==> run a: inputs <==
## Classic_Pong_Top
module Classic_Pong_Top (
    input clk_i,
    input rst_i,
    input UART_RX_i,
    input sw1_i,
    input sw2_i,
    input sw3_i,
    input sw4_i,
    output VGA_Hsync_o,
    output VGA_Vsync_o,
    output VGA_Red_0_o,
    output VGA_Red_1_o,
    output VGA_Red_2_o,
    output VGA_Grn_0_o,
    output VGA_Grn_1_o,
    output VGA_Grn_2_o,
    output VGA_Blu_0_o,
    output VGA_Blu_1_o,
    output VGA_Blu_2_o
);
    parameter CLKS_PER_BIT = 217;
    parameter VIDEO_WIDTH = 3;  
    parameter TOTAL_COLS = 800;
    parameter TOTAL_ROWS = 525;
    parameter ACTIVE_COLS = 640;
    parameter ACTIVE_ROWS = 480;
    wire [VIDEO_WIDTH-1:0] Red_Video_Pong_w, Red_Video_Porch_w;
    wire [VIDEO_WIDTH-1:0] Grn_Video_Pong_w, Grn_Video_Porch_w;
    wire [VIDEO_WIDTH-1:0] Blu_Video_Pong_w, Blu_Video_Porch_w;
    wire rx_dv_w;
    UART_RX #(.CLKS_PER_BIT(CLKS_PER_BIT)) UART_RX_Inst
    (
        .clk_i(clk_i),
        .rst_i(rst_i),
        .rx_serial_i(UART_RX_i),
        .rx_dv_o(rx_dv_w),
        .rx_byte_o()
    );
  ...
==> flow/config.mk <==
export PLATFORM = sky130hd
export DESIGN_NAME = Classic_Pong_Top
export DESIGN_NICKNAME = Classic_Pong_Top
export VERILOG_FILES = /design/flow/design.v
export SDC_FILE = /design/flow/constraint.sdc
export NUM_CORES = 4
export LEC_CHECK = 0
export ABC_AREA = 1
export CAP_MARGIN = 15
export CORE_MARGIN = 2
export CORE_UTILIZATION = 70
export CTS_CLUSTER_DIAMETER = 285
export PLACE_DENSITY_LB_ADDON = 0.01
export SETUP_SLACK_MARGIN = 3.44
export SLEW_MARGIN = 20
==> flow/constraint.sdc <==
create_clock -name core_clock -period 12.2 [get_ports {clk_i}]
set_input_delay 2.4400 -clock core_clock [delete_from_list [all_inputs] [get_ports {clk_i}]]
set_output_delay 2.4400 -clock core_clock [all_outputs]
set_load 0.01 [all_outputs]
run.sh (not shown) runs the stock make flow with config.mk's settings and CLKGATE_MAP_FILE=.
==> run b: changes against run a <==
==> flow/config.mk (replaced) <==
export PLATFORM = sky130hd
export DESIGN_NAME = Classic_Pong_Top
export DESIGN_NICKNAME = Classic_Pong_Top
export VERILOG_FILES = /design/flow/design.v
export SDC_FILE = /design/flow/constraint.sdc
export NUM_CORES = 4
export LEC_CHECK = 0
export CAP_MARGIN = 20
export CORE_MARGIN = 2
export CORE_UTILIZATION = 19
export PLACE_DENSITY = 0.6
export SLEW_MARGIN = 20
==> flow/constraint.sdc (replaced) <==
create_clock -name core_clock -period 45.5 [get_ports {clk_i}]
set_input_delay 9.1000 -clock core_clock [delete_from_list [all_inputs] [get_ports {clk_i}]]
set_output_delay 9.1000 -clock core_clock [all_outputs]
set_load 0.01 [all_outputs]
==> run c: changes against run a <==
==> flow/config.mk (replaced) <==
export PLATFORM = sky130hd
export DESIGN_NAME = Classic_Pong_Top
export DESIGN_NICKNAME = Classic_Pong_Top
export VERILOG_FILES = /design/flow/design.v
export SDC_FILE = /design/flow/constraint.sdc
export NUM_CORES = 4
export LEC_CHECK = 0
export ABC_AREA = 1
export CAP_MARGIN = 20
export CORE_MARGIN = 2
export CORE_UTILIZATION = 72
export SLEW_MARGIN = 20
==> flow/constraint.sdc (replaced) <==
create_clock -name core_clock -period 5.45 [get_ports {clk_i}]
set_input_delay 1.0900 -clock core_clock [delete_from_list [all_inputs] [get_ports {clk_i}]]
set_output_delay 1.0900 -clock core_clock [all_outputs]
set_load 0.01 [all_outputs]
==> run d: changes against run a <==
==> flow/config.mk (replaced) <==
export PLATFORM = sky130hd
export DESIGN_NAME = Classic_Pong_Top
export DESIGN_NICKNAME = Classic_Pong_Top
export VERILOG_FILES = /design/flow/design.v
export SDC_FILE = /design/flow/constraint.sdc
export NUM_CORES = 4
export LEC_CHECK = 0
export CAP_MARGIN = 15
export CORE_MARGIN = 2
export CORE_UTILIZATION = 72
export CTS_CLUSTER_DIAMETER = 363
export CTS_CLUSTER_SIZE = 25
export PLACE_DENSITY_LB_ADDON = 0.0
export SETUP_SLACK_MARGIN = -0.8
export SLEW_MARGIN = 20
==> flow/constraint.sdc (replaced) <==
create_clock -name core_clock -period 15.1 [get_ports {clk_i}]
set_input_delay 3.0200 -clock core_clock [delete_from_list [all_inputs] [get_ports {clk_i}]]
set_output_delay 3.0200 -clock core_clock [all_outputs]
set_load 0.01 [all_outputs]
==> Slide: Implementation Results <==
Run Summary

Status
  – Status: finished clean

Critical path
  – CP peak stage delay: 590 ps
  – Kind of critical path: reg -> reg
  – Crit path capture: Pong_Top_Inst.Ball_Inst.Ball_Y_o[5]

Global route
  – Met2 usage: 54.4%

STA
  – Setup WS post-layout: 2380 ps

Placement
  – Area after DPL: approximately 18000 um2
  – Placer Congestion: 0.954

Clock tree
  – CTS clock-pin slew for the worst setup and hold paths: 60 ps
  – Insertion Delay late pin: 530 ps

Synthesis
  – Syn_nets: 2662

Power and ir drop
  – Power Clock: 0.00237 W

Finish
  – Invs w/o clock: ~360
# the run above: run c

==> Slide: Implementation Results <==
Run Summary

Synthesis
  – Syn_nets: 2662

Critical path
  – Crit path capture: Pong_Top_Inst.P2_Inst.Paddle_Count_r[23]
  – Kind of critical path: in -> reg

Finish
  – Invs w/o clock: 355

Status
  – Status: finished clean

Power and ir drop
  – Power Clock: around 0.0011 W

Clock tree
  – Insertion Delay late pin: roughly 510 ps

STA
  – Setup WS post-layout: 8140 ps
# the run above: run a

==> Slide: Implementation Results <==
Run Summary

Critical path
  – Crit path capture: VGA_Blu_1_o
  – Slowest-stage cell, CP: clkdlybuf4s50_1
  – Kind of critical path: reg -> out
  – CP peak stage delay: about 600 ps

Clock tree
  – CTS clock-pin slew for the worst setup and hold paths: 60 ps
  – Insertion Delay late pin: roughly 560 ps

Synthesis
  – Synth Instances: 1856
  – # Cells Yosys: ~1900
  – Syn_nets: approximately 2000

Placement
  – Placer Congestion: 0.752
  – Area after DPL: 17300 um2

Global route
  – Met2 usage: 12.0%

STA
  – Setup WS post-layout: 34750 ps

Status
  – Status: finished clean

Power and ir drop
  – Power Clock: 0.000316 W

Finish
  – Invs w/o clock: 76
# the run above: run b

==> Slide: Implementation Results <==
Run Summary

Status
  – Status: finished clean

Synthesis
  – And+or+nand+nor area frac: 25.7%
  – Syn_nets: 1968

STA
  – Setup WS post-layout: 10220 ps

Clock tree
  – Insertion Delay late pin: just over 500 ps
  – CTS clock-pin slew for the worst setup and hold paths: around 90 ps

Die
  – I/O Pins: 18

Min path
  – Hold/Removal Path Class: reg -> reg

Placement
  – Placer Congestion: 0.919
  – Area after DPL: 16300 um2

Global route
  – Largest net degree at the start of global routing: 47
  – Met2 usage: 45.4%

Critical path
  – CP peak stage delay: 830 ps
  – Kind of critical path: in -> reg
  – Crit path capture: Pong_Top_Inst.P2_Inst.Paddle_Count_r[22]

Routing
  – Vias: 12600

Finish
  – Invs w/o clock: 76
# the run above: run d

No activity file was given, so power comes from the tool's default toggle rates.
